==> flow/design.v (excerpt) <==
module filtro_fir
  #(
    parameter WW_INPUT  = 8,
    parameter WW_OUTPUT = 8
    ) 
   (
    input 			  clk,
    input 			  i_en,
    input 			  i_srst,
    input signed [ WW_INPUT-1:0]  i_data,
    output signed [WW_OUTPUT-1:0] o_data
    );
==> flow/config.mk <==
export PLATFORM = sky130hd
export DESIGN_NAME = filtro_fir
export DESIGN_NICKNAME = filtro_fir
export VERILOG_FILES = /design/flow/design.v
export SDC_FILE = /design/flow/constraint.sdc
export NUM_CORES = 4
export LEC_CHECK = 0
export ABC_AREA = 0
export CAP_MARGIN = 20
export CELL_PAD_IN_SITES_DETAIL_PLACEMENT = 0
export CORE_ASPECT_RATIO = 1.19
export CORE_MARGIN = 4
export CORE_UTILIZATION = 20
export GPL_ROUTABILITY_DRIVEN = 1
export GPL_TIMING_DRIVEN = 0
export SLEW_MARGIN = 20
==> flow/constraint.sdc <==
create_clock -name core_clock -period 5.98 [get_ports {clk}]
set_input_delay 1.1960 -clock core_clock [delete_from_list [all_inputs] [get_ports {clk}]]
set_output_delay 1.1960 -clock core_clock [all_outputs]
set_load 0.01 [all_outputs]
run.sh (not shown) runs the stock make flow with config.mk's settings and CLKGATE_MAP_FILE=.
Rerun with:
ABC_AREA = 1   (was 0)
CELL_PAD_IN_SITES_DETAIL_PLACEMENT = unset   (was 0)
CORE_ASPECT_RATIO = unset   (was 1.19)
CORE_MARGIN = 2   (was 4)
CORE_UTILIZATION = 72   (was 20)
CTS_CLUSTER_SIZE = 29   (was unset)
GPL_ROUTABILITY_DRIVEN = unset   (was 1)
GPL_TIMING_DRIVEN = unset   (was 0)
PLACE_DENSITY = 0.41   (was unset)
SETUP_SLACK_MARGIN = -0.18   (was unset)
clock period = 3.08 ns   (was 5.98 ns; I/O delays follow)
Effect: Now the flow finished but fails on setup timing. Via count rises by 20%. Register-to-register slack is worse by 1800 ps. Design area rises by 1.8%. First-iteration DRC count rises by 28%. Global-route usage rises by 23 points. Setup slack is worse by 1800 ps.
Rerun with:
PLACE_DENSITY = unset   (was 0.41)
PLACE_DENSITY_LB_ADDON = 0.21   (was unset)
SETUP_SLACK_MARGIN = 1.02   (was -0.18)
clock period = 3.92 ns   (was 3.08 ns; I/O delays follow)
Outcome: The new run produced a clean layout; utilization shrinks by 0.46 points; fmax grows by 0.83%; count of clock-buffer cells in the layout shrinks by 4; first-iteration DRC count grows by 14%; non-clock buffer count shrinks by 21.
Rerun with:
ABC_AREA = unset   (was 1)
CAP_MARGIN = 5   (was 20)
CTS_CLUSTER_DIAMETER = 363   (was unset)
CTS_CLUSTER_SIZE = 20   (was 29)
PLACE_DENSITY_LB_ADDON = unset   (was 0.21)
SETUP_SLACK_MARGIN = 0.2   (was 1.02)
clock period = 1.42 ns   (was 3.92 ns; I/O delays follow)
=> The changed run never finished: it broke off in global routing on DPL-0038; synthesized area falls by 2.9%; die size came out lower by 2.9%; synthesized cell count drops by 14%.

Starting RTL as in the previous note.
make LEC_CHECK=0 CAP_MARGIN=20 CORE_MARGIN=2 CORE_UTILIZATION=65 SLEW_MARGIN=20 finish   # period 2.82 ns
The baseline completed, yet does not pass: negative setup slack.
Change:
ABC_AREA = 1   (was not set)
CORE_UTILIZATION = 43   (was 65)
clock period = 2.16 ns   (was 2.82 ns; I/O delays follow)
The changed run reached the layout checks and failed them: negative setup slack.
Worst setup slack gains 0.0058 ns.
Final cell count came out higher by 24%.
Count of clock-buffer cells in the layout grows by 7.
Routed wire length rises by 11%.
Flip-flop count is unchanged.
Utilization drops by 24 points.
Worst hold slack degrades by 0.016 ns.
Change:
ABC_AREA = not set   (was 1)
CORE_UTILIZATION = 40   (was 43)
SETUP_SLACK_MARGIN = 1.16   (was not set)
clock period = 4.81 ns   (was 2.16 ns; I/O delays follow)
Outcome: This time the run went through all stages and came out clean. Clock skew is lower by 0.012 ns. Clock-buffer cell count increases by 2. Setup slack is better by 2.0 ns. Final area decreases by roughly a tenth. Routed wire length came out lower by roughly a tenth. Global-route usage is lower by 3.3 points. Via count came out lower by about a fifth.
Change:
ABC_AREA = 1   (was not set)
CORE_UTILIZATION = 72   (was 40)
CTS_CLUSTER_SIZE = 27   (was not set)
PLACE_DENSITY_LB_ADDON = 0.01   (was not set)
SETUP_SLACK_MARGIN = 0.79   (was 1.16)
TNS_END_PERCENT = 60   (was not set)
clock period = 2.67 ns   (was 4.81 ns; I/O delays follow)
Result:
- With this change the flow reached the layout checks and failed them: negative setup slack
- via count goes up by 26%
- area after synthesis grows by 3.0%
- non-clock buffer count climbs by 60
- count of clock-buffer cells in the layout decreases by 6
- wire length went up by 36%
Change:
CTS_CLUSTER_DIAMETER = 350   (was not set)
HOLD_SLACK_MARGIN = 0.26   (was not set)
What happened: The changed run produced a layout that fails on negative setup slack. Setup slack improves by 0.10 ns. Die area stays the same. Non-clock buffer count is lower by 9. Critical path depth is higher by 4.
Change:
CORE_UTILIZATION = 57   (was 72)
CTS_CLUSTER_DIAMETER = not set   (was 350)
CTS_CLUSTER_SIZE = 98   (was 27)
HOLD_SLACK_MARGIN = not set   (was 0.26)
PLACE_DENSITY_LB_ADDON = not set   (was 0.01)
SETUP_SLACK_MARGIN = not set   (was 0.79)
TNS_END_PERCENT = not set   (was 60)
clock period = 2.28 ns   (was 2.67 ns; I/O delays follow)
After rerunning: The new run reached the layout checks and failed them: negative setup slack; fmax went up by 3.3%; clock-buffer cell count went up by 38; area after synthesis is unchanged; first-iteration DRC count went down by 32%; non-clock buffer count went up by 35; final cell count went up by 7.7%; clock skew went down by 0.015 ns; die area went up by 26%.

== cedar ==
Starting RTL as in the previous note.
==> flow/design.v (excerpt) <==
module filtro_fir
  #(
    parameter WW_INPUT  = 8,
    parameter WW_OUTPUT = 8
    ) 
   (
    input 			  clk,
    input 			  i_en,
    input 			  i_srst,
    input signed [ WW_INPUT-1:0]  i_data,
    output signed [WW_OUTPUT-1:0] o_data
    );
clock: 4.31 ns
lec_check: 0
cap_margin: 20
cell_pad_in_sites_global_placement: 3
core_margin: 2
core_utilization: 40
cts_cluster_diameter: 64
max_routing_layer: met5
place_density_lb_addon: 0.11
setup_slack_margin: -0.32
slew_margin: 25
tns_end_percent: 45
cedar: all stages done; final checks FAILED (setup timing).
The inputs of xenon differ from those of cedar as listed below.
# cedar
export LEC_CHECK = 0
export CAP_MARGIN = 20
export CELL_PAD_IN_SITES_GLOBAL_PLACEMENT = 3
export CORE_MARGIN = 2
export CORE_UTILIZATION = 40
export CTS_CLUSTER_DIAMETER = 64
export MAX_ROUTING_LAYER = met5
export PLACE_DENSITY_LB_ADDON = 0.11
export SETUP_SLACK_MARGIN = -0.32
export SLEW_MARGIN = 25
export TNS_END_PERCENT = 45
create_clock -name core_clock -period 4.31 [get_ports {clk}]
# xenon
export LEC_CHECK = 0
export CAP_MARGIN = 20
export CORE_MARGIN = 2
export CORE_UTILIZATION = 68
export CTS_CLUSTER_SIZE = 44
export SLEW_MARGIN = 20
create_clock -name core_clock -period 1.77 [get_ports {clk}]
--- outcome ---
- The biggest cell delay along the critical path reported for xenon is smaller than that of cedar by 20 ps.
- [xenon vs cedar] final critical-path share of the clock period: higher in xenon
- met1 usage on xenon is up relative to cedar.
- Post-detailed-routing wire length delta (xenon − cedar): unfavourable
- Against cedar, xenon reports a number of cells on the worst reg-to-reg path that is higher.
- Re total routing resource utilization after global routing: cedar was lower than xenon.
- In the final design statistics, xenon uses fewer standard cells in total than cedar.
- Every stage of xenon finished as expected; the final checks, on the other hand, flagged setup timing, which means the layout fails.
- Diff xenon and cedar: least setup slack across all paths after layout lower in xenon
Setup changes, xenon to willow
# xenon
export LEC_CHECK = 0
export CAP_MARGIN = 20
export CORE_MARGIN = 2
export CORE_UTILIZATION = 68
export CTS_CLUSTER_SIZE = 44
export SLEW_MARGIN = 20
create_clock -name core_clock -period 1.77 [get_ports {clk}]
# willow
export LEC_CHECK = 0
export CAP_MARGIN = 20
export CORE_MARGIN = 2
export CORE_UTILIZATION = 40
export SLEW_MARGIN = 20
create_clock -name core_clock -period 4.81 [get_ports {clk}]
==> comparison <==
willow did not stop at any stage, and its layout met the timing, DRC and antenna checks.
willow vs. xenon: core utilization went down by 43 points, die extent in x went up by 51 um, total routed wirelength went down by about 27%, weighted congestion reported at the end of routability-driven placement went down by 5.3%.

== old ==
filtro_fir again, from the RTL that the note above started with.
Settings: LEC_CHECK=0, CAP_MARGIN=5, CORE_MARGIN=2, CORE_UTILIZATION=72, CTS_CLUSTER_DIAMETER=363, CTS_CLUSTER_SIZE=20, HOLD_SLACK_MARGIN=-0.07, SETUP_SLACK_MARGIN=0.27, SLEW_MARGIN=20; clock period 1.42 ns.
Flow for old halted at 5_1_grt, error code DPL-0038.
## Diff of input files: new against old
# old
export LEC_CHECK = 0
export CAP_MARGIN = 5
export CORE_MARGIN = 2
export CORE_UTILIZATION = 72
export CTS_CLUSTER_DIAMETER = 363
export CTS_CLUSTER_SIZE = 20
export HOLD_SLACK_MARGIN = -0.07
export SETUP_SLACK_MARGIN = 0.27
export SLEW_MARGIN = 20
create_clock -name core_clock -period 1.42 [get_ports {clk}]
# new
export LEC_CHECK = 0
export CAP_MARGIN = 20
export CORE_MARGIN = 2
export CORE_UTILIZATION = 40
export SLEW_MARGIN = 20
create_clock -name core_clock -period 5.5 [get_ports {clk}]
Results
new has completed all stages; timing, DRC and antenna checks passed. Higher instance count after placement with tap cells included among old and new: new. Number of gates resized after cts sits lower in new than in old. Area of the die: new vs old up about 80%. Number of buffers created by CTS: lower on old. new vs old — y dimension of the die climbed by more than a quarter.
